branch willow:
==> flow/design.v (excerpt) <==
module jericalla_evolucion(
    input  wire        clk,
    input  wire        reset,
    input  wire [6:0]  cantidad_instrucciones,
    output wire [6:0]  imem_addr,
    input  wire [18:0] imem_data,
    output reg  [31:0] data_out,
    output reg         zf,
    output reg         valid,
    output wire        done
);
For scale: ~6000 cells after synthesis, roughly 2200 flip-flops.
Settings: LEC_CHECK=0, CAP_MARGIN=20, CORE_MARGIN=2, CORE_UTILIZATION=72, CTS_CLUSTER_DIAMETER=46, CTS_CLUSTER_SIZE=63, SETUP_SLACK_MARGIN=1.29, SLEW_MARGIN=20; clock period 9.54 ns.
run.sh (not shown) runs the stock make flow with config.mk's settings and CLKGATE_MAP_FILE=.
Per the final summary, branch willow finished and its layout is clean on timing, DRC and antenna.
> inputs changed (branch willow -> branch cedar)
==> flow/config.mk <==
export PLATFORM = sky130hd
export DESIGN_NAME = jericalla_evolucion
export DESIGN_NICKNAME = jericalla_evolucion
export VERILOG_FILES = /design/flow/design.v
export SDC_FILE = /design/flow/constraint.sdc
export NUM_CORES = 4
export LEC_CHECK = 0
export ABC_AREA = 1
export CAP_MARGIN = 20
export CORE_MARGIN = 2
export CORE_UTILIZATION = 70
export SETUP_SLACK_MARGIN = 0.3
export SLEW_MARGIN = 20
==> flow/constraint.sdc <==
create_clock -name core_clock -period 3.11 [get_ports {clk}]
set_input_delay 0.6220 -clock core_clock [delete_from_list [all_inputs] [get_ports {clk}]]
set_output_delay 0.6220 -clock core_clock [all_outputs]
set_load 0.01 [all_outputs]
Notes after the runs:
- branch cedar finished all stages; however, its layout fails the closing checks, the failures being negative setup slack.
- Compared with branch willow, in branch cedar global-route usage rose 7.6 points, total inserted antenna cells went down 2, final design utilization rose 1.2 points.
- branch cedar against branch willow: count of distinct cell types in the synthesized netlist went down by about 40%; overall routed net length went up by about 25%; total power went up by about 220%; share of the clock period used by the worst path went up by 55 points; synthesized cell count went up by 61%.
- Looking at non-clock inverter total of the final layout, branch cedar sits above branch willow.
- branch willow reports its class of the worst hold path as flip-flop to flip-flop while branch cedar reports input pin to flip-flop.
- Run comparison: branch willow combinational family with the most area after synthesis multiplexers; branch cedar combinational family with the most area after synthesis AND-OR/OR-AND gates
- Max per-cell via count in the routed design across branch willow and branch cedar: branch willow
- Side by side, post-cts repair resize count turned out higher in branch cedar than in branch willow.

== north ==
Starting RTL as in the previous note.
## jericalla_evolucion
module jericalla_evolucion(
    input  wire        clk,
    input  wire        reset,
    input  wire [6:0]  cantidad_instrucciones,
    output wire [6:0]  imem_addr,
    input  wire [18:0] imem_data,
    output reg  [31:0] data_out,
    output reg         zf,
    output reg         valid,
    output wire        done
);
wire [1:0] fase;
wire [6:0] pc;
contador_de_programa contador_de_programa_inst(
    .clk(clk),
    .reset(reset),
    .cantidad_instrucciones(cantidad_instrucciones),
    .fase(fase),
    .o_contador(pc),
    .done(done)
);
assign imem_addr = pc;
wire       cu_we_rb, cu_read_ram, cu_write_ram, cu_valido;
wire [3:0] cu_alu_opcode;
unidad_control unidad_control_inst(
    .instruction(imem_data[18:15]),
    .write_enable_RB(cu_we_rb),
    .read_ram(cu_read_ram),
    .write_ram(cu_write_ram),
    .alu_opcode(cu_alu_opcode),
    .valido(cu_valido)
);
wire [31:0] rb_dr1, rb_dr2;
reg  [31:0] resultado;
reg        b1_we_rb, b1_read_ram, b1_write_ram, b1_valido;
reg [3:0]  b1_alu_opcode;
reg [4:0]  b1_rd;
reg [31:0] b1_dr1, b1_dr2;
reg        b2_we_rb, b2_valido;
reg [4:0]  b2_rd;
wire activo = !done;
banco_de_registros banco_de_registros_inst(
    .clk(clk),
    .reset(reset),
    .read_address_1(imem_data[9:5]),
    .read_address_2(imem_data[4:0]),
    .write_address(b2_rd),
    .data_write(resultado),
    .write_enable(activo && fase == 2'd2 && b2_we_rb),
    .data_register_1(rb_dr1),
    .data_register_2(rb_dr2)
);
wire [31:0] alu_result;
alu alu_inst(
    .op(b1_alu_opcode),
    .din1_alu(b1_dr1),
    .din2_alu(b1_dr2),
    .result_alu(alu_result)
);
wire [31:0] ram_dout;
  ...
clock: 3.12 ns
lec_check: 0
cap_margin: 20
core_aspect_ratio: 0.96
core_margin: 2
core_utilization: 72
cts_cluster_diameter: 259
cts_cluster_size: 13
gpl_routability_driven: 0
gpl_timing_driven: 1
min_routing_layer: met1
place_density_lb_addon: 0.11
setup_slack_margin: -0.31
slew_margin: 20
north finished all stages; however, its layout fails the closing checks, the failures being negative setup slack.
The following lists how south was set up differently from north:
Settings: CTS_CLUSTER_SIZE: 13 -> unset; SETUP_SLACK_MARGIN: -0.31 -> -0.75; GPL_ROUTABILITY_DRIVEN: 0 -> 1; PLACE_DENSITY_LB_ADDON: 0.11 -> unset; CORE_UTILIZATION: 72 -> 65; HOLD_SLACK_MARGIN: unset -> 0.17; CTS_CLUSTER_DIAMETER: 259 -> unset; the clock period (ns, I/O delays scaled along): 3.12 -> 11.3.
==> comparison <==
south | stages: all done | timing, DRC, antenna: all pass
Compared with north, the detailed router inserted fewer vias in south.
Setup slack in south vs north: up 6.14 ns
Multi-input combinational cell area across north and south: no real change.
Relative to south, the following input files were edited for east:
Settings: GPL_ROUTABILITY_DRIVEN: 1 -> 0; CTS_CLUSTER_SIZE: unset -> 13; CORE_UTILIZATION: 65 -> 72; SETUP_SLACK_MARGIN: -0.75 -> 0.54; the clock period (ns, I/O delays scaled along): 11.3 -> 3.11.
--- outcome ---
Completing all stages was not enough for east: its layout failed the final checks because of negative setup slack. In east relative to south, number of tap cells inserted had gone down by a little under 10%. From east to south, final routed DRC violation total did not move at all. east has via count above what south had.
The following lists how west was set up differently from east:
Settings: a deleted HOLD_SLACK_MARGIN that had been 0.17; an added ABC_AREA of 1; an added CTS_CLUSTER_DIAMETER of 204.
west has completed all stages; timing, DRC and antenna checks passed. Summary — iteration count of the initial detailed-routing pass, west relative to east: higher, by 3. east has a higher core utilization than west. The fraction of area in non-clock buffers number comes out lower for west vs east. [compare] base=east new=west: clock distribution area overhead in the final layout dropped 1.1 points; synthesized chip area reported by yosys dropped about 0.75%; maximum frequency climbed about 23%. [compare] base=east new=west: share of the clock period used by the worst path after layout decreased 20 points, first-iteration DRC count has increased.
Power and IR drop assume default switching activity.
